== pepper ==
// topmodule
module topmodule( input clk,
input rst,
output [3:0] anode,
output [7:0] cathode,
input B1, B2, B3, B4,
input [4:0] operation);
For scale: ~140 flip-flops, roughly 23 I/O pins, ~0.020 mm² of cells after synthesis.
==> flow/config.mk <==
export PLATFORM = sky130hd
export DESIGN_NAME = topmodule
export DESIGN_NICKNAME = topmodule
export VERILOG_FILES = /design/flow/design.v
export SDC_FILE = /design/flow/constraint.sdc
export NUM_CORES = 4
export LEC_CHECK = 0
export CAP_MARGIN = 20
export CELL_PAD_IN_SITES_DETAIL_PLACEMENT = 2
export CELL_PAD_IN_SITES_GLOBAL_PLACEMENT = 3
export CORE_ASPECT_RATIO = 0.67
export CORE_MARGIN = 2
export CORE_UTILIZATION = 18
export CTS_CLUSTER_DIAMETER = 129
export MAX_ROUTING_LAYER = met5
export MIN_ROUTING_LAYER = met2
export PLACE_DENSITY_LB_ADDON = 0.18
export SETUP_SLACK_MARGIN = 2.04
export SLEW_MARGIN = 10
==> flow/constraint.sdc <==
create_clock -name core_clock -period 23.5 [get_ports {clk}]
set_input_delay 4.7000 -clock core_clock [delete_from_list [all_inputs] [get_ports {clk}]]
set_output_delay 4.7000 -clock core_clock [all_outputs]
set_load 0.01 [all_outputs]
run.sh (not shown) runs the stock make flow with config.mk's settings and CLKGATE_MAP_FILE=.
pepper: complete, dirty (negative setup slack)
Relative to pepper, the following input files were edited for violet:
Settings: CORE_ASPECT_RATIO: 0.67 -> unset; CELL_PAD_IN_SITES_GLOBAL_PLACEMENT: 3 -> unset; PLACE_DENSITY_LB_ADDON: 0.18 -> unset; ABC_AREA: unset -> 1; CTS_CLUSTER_DIAMETER: 129 -> unset; MAX_ROUTING_LAYER: met5 -> unset; CORE_UTILIZATION: 18 -> 68; SLEW_MARGIN: 10 -> 20; SETUP_SLACK_MARGIN: 2.04 -> unset; CELL_PAD_IN_SITES_DETAIL_PLACEMENT: 2 -> unset; MIN_ROUTING_LAYER: met2 -> unset; the clock period (ns, I/O delays scaled along): 23.5 -> 23.7.
Findings:
violet | stages: all done | timing, DRC, antenna: all pass
Of violet and pepper, it is violet that has the higher final total power.
Looking at half-perimeter wire length after placement across violet and pepper, the one that comes out lower is violet.
Re tally of clock buffers in the finished layout: violet is 9 down on pepper.
> inputs changed (violet -> onyx)
Settings: CORE_ASPECT_RATIO now 0.5, previously not set; CORE_UTILIZATION now 70, was 68; the clock period (ns, I/O delays scaled along) now 19.5, was 23.7.
--- outcome ---
onyx: it failed with a tool error in 5_1_grt, so there are no final results.
On share of synthesized area occupied by flip-flops and latches, violet and onyx are neck and neck.
Post-synthesis chip area from yosys of violet is on par with onyx.
Number of standard-cell rows in the floorplan: onyx < violet
Per the comparison of onyx with violet, total number of clock tree sinks has remained practically unchanged, setup fix buffers added after clock tree synthesis climbed 124.
The following lists how ember was set up differently from onyx:
Settings: removing ABC_AREA (formerly 1); removing CORE_ASPECT_RATIO (formerly 0.5); changing CORE_UTILIZATION from 70 to 40; changing the clock period (ns, I/O delays scaled along) from 19.5 to 32.0.
==> results <==
- ember finished every stage and its layout cleared the timing, design-rule and antenna checks.
- Sequential element share of the synthesized area is lower on ember
- Cell count after placement (ember vs. onyx) decreases by more than 10%
- ember vs onyx: multiplexer share of the synthesized area up in ember
- ember vs. onyx: count of hold buffers inserted by post-cts repair stayed essentially flat; number of post-CTS setup repair buffers fell by 124.
- Changes observed in ember relative to onyx: synthesized cell count fell by 470, overall die area rose by 74%, detailed placer's ending HPWL rose by about 2.5%, area after synthesis rose by about 1.1%.
diff inputs: ember => lagoon
Settings: an added CTS_CLUSTER_SIZE of 65; an added ABC_AREA of 0; an added CELL_PAD_IN_SITES_GLOBAL_PLACEMENT of 2; an added HOLD_SLACK_MARGIN of -0.07; a change of CORE_MARGIN from 2 to 7; an added PLACE_DENSITY_LB_ADDON of 0.01; an added GPL_ROUTABILITY_DRIVEN of 0; an added TNS_END_PERCENT of 75.
### Flow results
Register-to-register slack is lower on lagoon. Measured against each other, ember and lagoon differ in width of the chip, the higher figure coming from lagoon. Compared with ember, in lagoon setup slack went down 0.11 ns; reported combinational group power has decreased; period utilization has increased; share of total power consumed by net switching now larger.
## Diff of input files: cedar against lagoon
Settings: changing CORE_MARGIN from 7 to 2; removing PLACE_DENSITY_LB_ADDON (formerly 0.01); removing TNS_END_PERCENT (formerly 75); removing HOLD_SLACK_MARGIN (formerly -0.07); changing CORE_UTILIZATION from 40 to 59; removing ABC_AREA (formerly 0); removing CTS_CLUSTER_SIZE (formerly 65); removing GPL_ROUTABILITY_DRIVEN (formerly 0); removing CELL_PAD_IN_SITES_GLOBAL_PLACEMENT (formerly 2); changing the clock period (ns, I/O delays scaled along) from 32.0 to 13.6.
--- outcome ---
cedar — utilization after layout 27 points higher, lagoon as reference
lagoon has lower power than cedar.
Going from lagoon to cedar, setup TNS fell 38.90 ns, post-layout instance area rose about 11%, global-route wire length before repair +about 3.3%.
In cedar the implementation completed, yet the final layout does not meet the checks, the culprit being negative setup slack.
Power and IR drop assume default switching activity.
